==> flow/design.v <==
module baud_gen #(
    parameter DIV_WIDTH = 20
)(
    input  wire                 clk,
    input  wire                 rst_n,
    input  wire [DIV_WIDTH-1:0] divisor,
    output reg                  tick_16x
);
    reg [DIV_WIDTH-1:0] counter;
    always @(posedge clk or negedge rst_n) begin
        if (!rst_n) begin
            counter  <= 0;
            tick_16x <= 0;
        end else begin
            if (divisor <= 1) begin
                tick_16x <= 1'b0;
                counter  <= 0;
            end
            else if (counter == divisor - 1) begin
                tick_16x <= 1'b1;
                counter  <= 0;
            end 
            else begin
                tick_16x <= 1'b0;
                counter  <= counter + 1;
            end
        end
    end
endmodule
module sync_fifo #(
    parameter DATA_WIDTH = 8,
    parameter DEPTH      = 16
)(
    input  wire                  clk,
    input  wire                  rst_n,
    input  wire                  wr_en,
    input  wire [DATA_WIDTH-1:0] din,
    input  wire                  rd_en,
    output wire [DATA_WIDTH-1:0] dout,  
    output wire                  full,
    output wire                  empty
);
    localparam PTR_WIDTH = $clog2(DEPTH);
    reg [DATA_WIDTH-1:0] mem [0:DEPTH-1];
    reg [PTR_WIDTH:0]    count;
    reg [PTR_WIDTH-1:0]  wr_ptr, rd_ptr;
    assign dout  = mem[rd_ptr];
    assign full  = (count == DEPTH);
    assign empty = (count == 0);
    always @(posedge clk or negedge rst_n) begin
        if (!rst_n) begin
            count  <= 0;
            wr_ptr <= 0;
            rd_ptr <= 0;
        end else begin
            case ({wr_en && !full, rd_en && !empty})
                2'b10: begin  
                    mem[wr_ptr] <= din;
                    wr_ptr      <= (wr_ptr == DEPTH-1) ? 0 : wr_ptr + 1;
                    count       <= count + 1;
                end
                2'b01: begin  
                    rd_ptr      <= (rd_ptr == DEPTH-1) ? 0 : rd_ptr + 1;
                    count       <= count - 1;
                end
                2'b11: begin  
                    mem[wr_ptr] <= din;
                    wr_ptr      <= (wr_ptr == DEPTH-1) ? 0 : wr_ptr + 1;
                    rd_ptr      <= (rd_ptr == DEPTH-1) ? 0 : rd_ptr + 1;
                end
                default: ; 
            endcase
        end
    end
endmodule
module uart_tx (
    input  wire       clk,
    input  wire       rst_n,
    input  wire       tx_start,     
    input  wire [7:0] din,          
    input  wire       s_tick,
    output reg        tx_busy,     
    output reg        tx
);
    localparam [1:0] IDLE=0, START=1, DATA=2, STOP=3;
    reg [1:0] state, next_state;
    reg [3:0] s_count;
    reg [2:0] n_count;
    reg [7:0] tx_reg;
    always @(posedge clk or negedge rst_n) begin
        if (!rst_n) begin
            state   <= IDLE;
            s_count <= 0;
            n_count <= 0;
            tx_reg  <= 0;
            tx      <= 1'b1;
        end else begin
            state <= next_state;
            case (state)
                IDLE: begin
                    tx <= 1'b1;
                    if (tx_start) begin
                        tx_reg  <= din;
                        s_count <= 0;
                    end
                end
                START: begin
                    tx <= 1'b0;
                    n_count <= 0; 
                    if (s_tick) s_count <= (s_count == 15) ? 0 : s_count + 1;
                end
                DATA: begin
                    tx <= tx_reg[0];  
                    if (s_tick) begin
                        if (s_count == 15) begin
                            s_count <= 0;
                            tx_reg  <= tx_reg >> 1;
                            if (n_count < 7) n_count <= n_count + 1;
                        end else s_count <= s_count + 1;
                    end
                end
                STOP: begin
                    tx <= 1'b1;
                    if (s_tick) begin
                        if (s_count == 15) s_count <= 0;
                        else s_count <= s_count + 1;
                    end
                end
            endcase
        end
    end
    always @(*) begin
        next_state = state;
        tx_busy    = 1'b1; 
        case (state)
            IDLE: begin
                tx_busy = 1'b0; 
                if (tx_start) next_state = START;
            end
            START: if (s_tick && s_count == 15) next_state = DATA;
            DATA:  if (s_tick && s_count == 15 && n_count == 7) next_state = STOP;
            STOP:  if (s_tick && s_count == 15) next_state = IDLE;
        endcase
    end
endmodule
module uart_rx (
    input  wire       clk,
    input  wire       rst_n,
    input  wire       rx,          
    input  wire       s_tick,
    output reg  [7:0] dout,
    output reg        rx_done_tick
);
    localparam [1:0] IDLE=0, START=1, DATA=2, STOP=3;
    reg [1:0] state, next_state;
    reg [3:0] s_count;
    reg [2:0] n_count;
    reg [7:0] rx_reg;
    always @(posedge clk or negedge rst_n) begin
        if (!rst_n) begin
            state   <= IDLE;
            s_count <= 0;
            n_count <= 0;
            rx_reg  <= 0;
            dout    <= 0;
            rx_done_tick <= 0;
        end else begin
            state <= next_state;
            rx_done_tick <= 1'b0;
            case (state)
                IDLE: if (~rx) s_count <= 0;
                START: begin
                    n_count <= 0;  
                    if (s_tick) s_count <= (s_count == 7) ? 0 : s_count + 1;
                end
                DATA: if (s_tick) begin
                    if (s_count == 15) begin
                        s_count <= 0;
                        rx_reg <= {rx, rx_reg[7:1]};
                        if (n_count < 7) n_count <= n_count + 1;
                    end else s_count <= s_count + 1;
                end
                STOP: if (s_tick) begin
                    if (s_count == 15) begin
                         rx_done_tick <= 1'b1;
                         dout <= rx_reg;
                         s_count <= 0;
                    end else s_count <= s_count + 1;
                end
            endcase
        end
    end
    always @(*) begin
        next_state = state;
        case (state)
            IDLE:  if (~rx) next_state = START;
            START: if (s_tick && s_count == 7) next_state = (~rx) ? DATA : IDLE;
            DATA:  if (s_tick && s_count == 15 && n_count == 7) next_state = STOP;
            STOP:  if (s_tick && s_count == 15) next_state = IDLE;
        endcase
    end
endmodule
    module apb_uart (
    input  wire        pclk,
    input  wire        presetn,
    input  wire [31:0] paddr,
    input  wire        psel,
    input  wire        penable,
    input  wire        pwrite,
    input  wire [31:0] pwdata,
    output reg  [31:0] prdata,
    output wire        pready,
    output wire        pslverr,
    output wire        tx_o,
    input  wire        rx_i
);
    initial begin
        if (16 < 2) $error("FIFO DEPTH must be >= 2");
    end
    wire rst_n = presetn; 
    assign pready  = 1'b1;   
    assign pslverr = 1'b0;
    reg rx_sync1, rx_sync2;
    always @(posedge pclk or negedge rst_n) begin
        if (!rst_n) begin
            rx_sync1 <= 1'b1;
            rx_sync2 <= 1'b1;
        end else begin
            rx_sync1 <= rx_i;
            rx_sync2 <= rx_sync1; 
        end
    end
    reg  [19:0] baud_divisor;
    wire        s_tick;
    wire [7:0]  tx_fifo_out, rx_fifo_out, rx_data_raw;
    wire        tx_full, tx_empty, rx_full, rx_empty;
    wire        rx_done_tick;
    wire        uart_tx_busy;
    reg         tx_fifo_rd_en;
    reg         uart_tx_start;
    reg  [7:0]  uart_tx_data_latched;
    wire wr_en = psel & penable & pwrite;
    wire rd_en = psel & penable & ~pwrite;
    wire [3:0] addr = paddr[3:0];
    localparam [1:0] S_TX_IDLE = 0, S_TX_POP = 1, S_TX_START = 2;
    reg [1:0] tx_fsm_state;
    always @(posedge pclk or negedge rst_n) begin
        if (!rst_n) begin
            tx_fsm_state   <= S_TX_IDLE;
            tx_fifo_rd_en  <= 0;
            uart_tx_start  <= 0;
            uart_tx_data_latched <= 0;
        end else begin
            tx_fifo_rd_en <= 0;
            uart_tx_start <= 0;
            case (tx_fsm_state)
                S_TX_IDLE: begin
                    if (!tx_empty && !uart_tx_busy && !uart_tx_start) begin  
                        tx_fifo_rd_en <= 1; 
                        uart_tx_data_latched <= tx_fifo_out;
                        tx_fsm_state <= S_TX_START;
                    end
                end
                S_TX_START: begin
                    uart_tx_start <= 1; 
                    tx_fsm_state  <= S_TX_IDLE;
                end
                default: tx_fsm_state <= S_TX_IDLE;
            endcase
        end
    end
    always @(posedge pclk or negedge rst_n) begin
        if (!rst_n) baud_divisor <= 20'd325;
        else if (wr_en && addr == 4'h08) baud_divisor <= pwdata[19:0];
    end
    always @(*) begin
        prdata = 32'b0;
        case (addr)
            4'h00: prdata = {24'b0, rx_fifo_out}; 
            4'h04: prdata = {30'b0, rx_empty, tx_full};
            4'h08: prdata = {12'b0, baud_divisor};
            default: prdata = 32'b0;
        endcase
    end
    baud_gen #(.DIV_WIDTH(20)) u_baud (
        .clk(pclk), .rst_n(rst_n),
        .divisor(baud_divisor), .tick_16x(s_tick)
    );
    sync_fifo #(.DATA_WIDTH(8), .DEPTH(16)) u_tx_fifo (
        .clk(pclk), .rst_n(rst_n),
        .wr_en(wr_en && (addr == 4'h00)),
        .din(pwdata[7:0]),
        .rd_en(tx_fifo_rd_en), 
        .dout(tx_fifo_out), 
        .full(tx_full), .empty(tx_empty)
    );
    uart_tx u_tx (
        .clk(pclk), .rst_n(rst_n),
        .tx_start(uart_tx_start),
        .din(uart_tx_data_latched),
        .s_tick(s_tick),
        .tx_busy(uart_tx_busy),
        .tx(tx_o)
    );
    sync_fifo #(.DATA_WIDTH(8), .DEPTH(16)) u_rx_fifo (
        .clk(pclk), .rst_n(rst_n),
        .wr_en(rx_done_tick),
        .din(rx_data_raw),
        .rd_en(rd_en && (addr == 4'h00)),
        .dout(rx_fifo_out),
        .full(rx_full), .empty(rx_empty)
    );
    uart_rx u_rx (
        .clk(pclk), .rst_n(rst_n),
        .rx(rx_sync2), 
        .s_tick(s_tick),
        .dout(rx_data_raw),
        .rx_done_tick(rx_done_tick)
    );
endmodule
clock: 2.79 ns
lec_check: 0
abc_area: 1
cap_margin: 20
core_margin: 2
core_utilization: 68
cts_cluster_diameter: 355
slew_margin: 20
run.sh (not shown) runs the stock make flow with config.mk's settings and CLKGATE_MAP_FILE=.
The first run finished but failed the layout checks on setup timing.
==> next run, changes <==
CORE_UTILIZATION = 72   (was 68)
CTS_CLUSTER_SIZE = 15   (was default)
PLACE_DENSITY_LB_ADDON = 0.01   (was default)
Result: The new run completed and failed the layout checks on setup timing. Combinational power stays flat. Final cell count came out lower slightly. Critical path depth is unchanged. Worst setup slack is worse by 200 ps. Count of clock-buffer cells in the layout came out higher by 6. Sequential cell count stays the same. Synthesized area does not change. Final area came out lower slightly.
==> next run, changes <==
ABC_AREA = default   (was 1)
CORE_UTILIZATION = 63   (was 72)
CTS_CLUSTER_DIAMETER = default   (was 355)
CTS_CLUSTER_SIZE = default   (was 15)
PLACE_DENSITY_LB_ADDON = default   (was 0.01)
clock period = 4.88 ns   (was 2.79 ns; I/O delays follow)
What happened: This time the run ran to the end with no violations. Hold slack improved by 290 ps. Setup slack improved by 790 ps. Count of clock-buffer cells in the layout increases by 2. Design area decreases by 4.6%.
==> next run, changes <==
ABC_AREA = 1   (was default)
CORE_UTILIZATION = 72   (was 63)
CTS_CLUSTER_DIAMETER = 362   (was default)
CTS_CLUSTER_SIZE = 15   (was default)
PLACE_DENSITY_LB_ADDON = 0.01   (was default)
clock period = 2.72 ns   (was 4.88 ns; I/O delays follow)
The new run ran to the end with violations: hold timing, setup timing; area after synthesis rises by 0.63%; hold slack got worse by 360 ps; register-to-register slack gets worse by 1200 ps; cell area goes up by 4.0%; global-route usage is higher by 7.7 points; synthesized cell count rose by 26%.

========
Starts from the design.v that is shown in full above.
Settings: LEC_CHECK=0, CAP_MARGIN=20, CORE_MARGIN=2, CORE_UTILIZATION=40, SLEW_MARGIN=20; clock period 6.0 ns.
The first run finished with timing, DRC and antenna clean.
Change:
--- a/flow/config.mk
+++ b/flow/config.mk
@@ -9,3 +9,6 @@
 export CORE_MARGIN = 2
-export CORE_UTILIZATION = 40
+export CORE_UTILIZATION = 70
+export CTS_CLUSTER_DIAMETER = 351
+export HOLD_SLACK_MARGIN = -0.1
+export MAX_ROUTING_LAYER = met4
 export SLEW_MARGIN = 20
==> flow/constraint.sdc (replaced) <==
create_clock -name core_clock -period 4.58 [get_ports {pclk}]
set_input_delay 0.9160 -clock core_clock [delete_from_list [all_inputs] [get_ports {pclk}]]
set_output_delay 0.9160 -clock core_clock [all_outputs]
set_load 0.01 [all_outputs]
After rerunning: Routed wire length came out lower by 4.6%. Die size drops by about 40%. Combinational power rose by 29%. Synthesized area stays the same. Cell area falls by about 1.8%. Total power came out higher by 25%.
Change:
--- a/flow/config.mk
+++ b/flow/config.mk
@@ -7,8 +7,7 @@
 export LEC_CHECK = 0
+export ABC_AREA = 1
 export CAP_MARGIN = 20
 export CORE_MARGIN = 2
-export CORE_UTILIZATION = 70
-export CTS_CLUSTER_DIAMETER = 351
-export HOLD_SLACK_MARGIN = -0.1
-export MAX_ROUTING_LAYER = met4
+export CORE_UTILIZATION = 68
+export CTS_CLUSTER_DIAMETER = 361
 export SLEW_MARGIN = 20
==> flow/constraint.sdc (replaced) <==
create_clock -name core_clock -period 2.73 [get_ports {pclk}]
set_input_delay 0.5460 -clock core_clock [delete_from_list [all_inputs] [get_ports {pclk}]]
set_output_delay 0.5460 -clock core_clock [all_outputs]
set_load 0.01 [all_outputs]
After rerunning: With this change the flow completed, yet does not pass: setup timing. Cell area came out higher by a little under a tenth. Die size came out higher by a few percent. Clock skew hardly moves. Synthesized cell count came out higher by a quarter to a third.
Change:
--- a/flow/config.mk
+++ b/flow/config.mk
@@ -7,7 +7,6 @@
 export LEC_CHECK = 0
-export ABC_AREA = 1
 export CAP_MARGIN = 20
 export CORE_MARGIN = 2
-export CORE_UTILIZATION = 68
-export CTS_CLUSTER_DIAMETER = 361
+export CORE_UTILIZATION = 65
+export MAX_ROUTING_LAYER = met4
 export SLEW_MARGIN = 20
==> flow/constraint.sdc (replaced) <==
create_clock -name core_clock -period 4.51 [get_ports {pclk}]
set_input_delay 0.9020 -clock core_clock [delete_from_list [all_inputs] [get_ports {pclk}]]
set_output_delay 0.9020 -clock core_clock [all_outputs]
set_load 0.01 [all_outputs]
After rerunning:
- Now the flow completed without violations
- clock skew is about the same
- design area fell by 7.0%
- critical path depth fell by 4
- sequential power fell by 38%
- clock-buffer cell count rose by 1
- first-iteration DRC count fell by 29%

========
P:
RTL: the design.v shown in full above, as it stands there.
Settings: LEC_CHECK=0, ABC_AREA=1, CAP_MARGIN=20, CORE_MARGIN=2, CORE_UTILIZATION=72, CTS_CLUSTER_DIAMETER=361, CTS_CLUSTER_SIZE=15, GPL_ROUTABILITY_DRIVEN=0, PLACE_DENSITY_LB_ADDON=0.01, SLEW_MARGIN=20; clock period 2.73 ns.
[P] flow finished | final checks: failed | reasons: setup timing
What Q does differently from P at the input level:
-- flow/config.mk --
<<< P, line 9
export CAP_MARGIN = 20
>>> Q, line 9
export CAP_MARGIN = 40
<<< P, line 12
export CTS_CLUSTER_DIAMETER = 361
>>> Q, line 12
export CTS_CLUSTER_DIAMETER = 364
<<< P, line 16
>>> Q, line 16
export SETUP_SLACK_MARGIN = -0.25
==> flow/constraint.sdc <==
create_clock -name core_clock -period 2.76 [get_ports {pclk}]
set_input_delay 0.5520 -clock core_clock [delete_from_list [all_inputs] [get_ports {pclk}]]
set_output_delay 0.5520 -clock core_clock [all_outputs]
set_load 0.01 [all_outputs]
Results
- | Q | all stages done | FAIL | setup timing |
- Q against P: part of the power in combinational logic now sits lower; total power now sits lower; clock power now sits at about the same level; sum of negative setup slack now sits lower; wire length of the first global-routing pass now sits higher.
- Diff P -> Q: non-clock buffer count went down; aggregate global-route resource usage went up.
- Between Q and P, post-detailed-route via-to-cell ratio is lower for P, Q comes in above that.
- Comparing Q and P, the lower total of hold buffers inserted after clock tree synthesis was measured on P.
- Q vs P — maximum number of pins on one net before global-route repair dropped about 50%.
- NOTE number of filler instances in the final layout P->Q increased by a few percent

========
cedar:
RTL: the design.v shown in full above, as it stands there.
clock: 2.71 ns
lec_check: 0
abc_area: 1
cap_margin: 0
core_aspect_ratio: 1.03
core_margin: 2
core_utilization: 72
cts_cluster_diameter: 354
cts_cluster_size: 24
gpl_routability_driven: 0
hold_slack_margin: 0.29
min_routing_layer: met1
place_density_lb_addon: 0.01
setup_slack_margin: -0.09
slew_margin: 20
cedar: complete, dirty (negative setup slack)
## Diff of input files: sierra against cedar
# cedar
export LEC_CHECK = 0
export ABC_AREA = 1
export CAP_MARGIN = 0
export CORE_ASPECT_RATIO = 1.03
export CORE_MARGIN = 2
export CORE_UTILIZATION = 72
export CTS_CLUSTER_DIAMETER = 354
export CTS_CLUSTER_SIZE = 24
export GPL_ROUTABILITY_DRIVEN = 0
export HOLD_SLACK_MARGIN = 0.29
export MIN_ROUTING_LAYER = met1
export PLACE_DENSITY_LB_ADDON = 0.01
export SETUP_SLACK_MARGIN = -0.09
export SLEW_MARGIN = 20
create_clock -name core_clock -period 2.71 [get_ports {pclk}]
# sierra
export LEC_CHECK = 0
export ABC_AREA = 1
export CAP_MARGIN = 5
export CORE_ASPECT_RATIO = 1.03
export CORE_MARGIN = 2
export CORE_UTILIZATION = 72
export CTS_CLUSTER_DIAMETER = 354
export CTS_CLUSTER_SIZE = 24
export GPL_ROUTABILITY_DRIVEN = 0
export MIN_ROUTING_LAYER = met1
export PLACE_DENSITY_LB_ADDON = 0.01
export SETUP_SLACK_MARGIN = 0.79
export SLEW_MARGIN = 20
create_clock -name core_clock -period 2.71 [get_ports {pclk}]
Notes after the runs:
- The final report for sierra shows a completed flow and a layout that fails verification, specifically negative setup slack.
- Comparing sierra and cedar, the lower global-route track usage on met2 was measured on cedar.
- Of sierra and cedar, it is sierra that has the higher overall power.
- Total net switching power of sierra exceeds that of cedar by more than a quarter.
- sierra and cedar ended up with nearly the same endpoint required time on the critical path.
### sierra -> violet
# sierra
export LEC_CHECK = 0
export ABC_AREA = 1
export CAP_MARGIN = 5
export CORE_ASPECT_RATIO = 1.03
export CORE_MARGIN = 2
export CORE_UTILIZATION = 72
export CTS_CLUSTER_DIAMETER = 354
export CTS_CLUSTER_SIZE = 24
export GPL_ROUTABILITY_DRIVEN = 0
export MIN_ROUTING_LAYER = met1
export PLACE_DENSITY_LB_ADDON = 0.01
export SETUP_SLACK_MARGIN = 0.79
export SLEW_MARGIN = 20
create_clock -name core_clock -period 2.71 [get_ports {pclk}]
# violet
export LEC_CHECK = 0
export ABC_AREA = 1
export CAP_MARGIN = 20
export CORE_MARGIN = 2
export CORE_UTILIZATION = 72
export CTS_CLUSTER_DIAMETER = 361
export CTS_CLUSTER_SIZE = 16
export PLACE_DENSITY_LB_ADDON = 0.01
export SLEW_MARGIN = 20
create_clock -name core_clock -period 2.73 [get_ports {pclk}]
Notes after the runs:
Nothing crashed in violet and all stages finished; the problem is that the final layout failed, the offending checks being negative setup slack. Compared with sierra, in violet global-route usage moved down; power share of the combinational group moved down. Re final setup violation count: sierra and violet aren't equal, and the higher value belongs to sierra. Per the comparison of violet with sierra, setup TNS went down 0.76 ns; global routing usage on met1 went down 1.6 points; via count went down 7.9%; post-route core utilization went down 6.2 points. violet vs. sierra: worst setup slack after layout now larger, number of signal-net buffers in the layout now smaller, die area comparable.
For delta, these inputs were changed with respect to violet:
# violet
export LEC_CHECK = 0
export ABC_AREA = 1
export CAP_MARGIN = 20
export CORE_MARGIN = 2
export CORE_UTILIZATION = 72
export CTS_CLUSTER_DIAMETER = 361
export CTS_CLUSTER_SIZE = 16
export PLACE_DENSITY_LB_ADDON = 0.01
export SLEW_MARGIN = 20
create_clock -name core_clock -period 2.73 [get_ports {pclk}]
# delta
export LEC_CHECK = 0
export ABC_AREA = 1
export CAP_MARGIN = 20
export CORE_MARGIN = 2
export CORE_UTILIZATION = 70
export CTS_CLUSTER_SIZE = 16
export SLEW_MARGIN = 20
create_clock -name core_clock -period 3.56 [get_ports {pclk}]
### Flow results
delta: all stages complete, timing, DRC and antenna checks passed
According to the power report, total power for delta is lower than for violet.
On switching share of power, the higher figure sits with violet, not delta.
The run showing the smaller area growth from synthesis to final layout is delta.
The inputs of raven differ from those of delta as listed below.
# delta
export LEC_CHECK = 0
export ABC_AREA = 1
export CAP_MARGIN = 20
export CORE_MARGIN = 2
export CORE_UTILIZATION = 70
export CTS_CLUSTER_SIZE = 16
export SLEW_MARGIN = 20
create_clock -name core_clock -period 3.56 [get_ports {pclk}]
# raven
export LEC_CHECK = 0
export CAP_MARGIN = 20
export CORE_MARGIN = 2
export CORE_UTILIZATION = 40
export SLEW_MARGIN = 20
create_clock -name core_clock -period 2.76 [get_ports {pclk}]
Notes after the runs:
- Across delta and raven, a clean result was obtained everywhere but in raven.
- delta reports its startpoint of the worst setup timing path as u_rx_fifo.rd_ptr[1]$_DFFE_PN0P_ while raven reports u_rx_fifo.rd_ptr[0]$_DFFE_PN0P_.
- Relative to delta, the global placer's final weighted congestion of raven is lower by about 7%.
- Of raven and delta, raven shows the lower largest fanout on the critical path, with delta above it.
- Compare raven and delta | total number of tap cells lower: delta
- raven vs delta: power up by more than a quarter
- Compared with delta, raven shows a lower worst-case setup margin in the final layout.
Power and IR drop assume default switching activity.
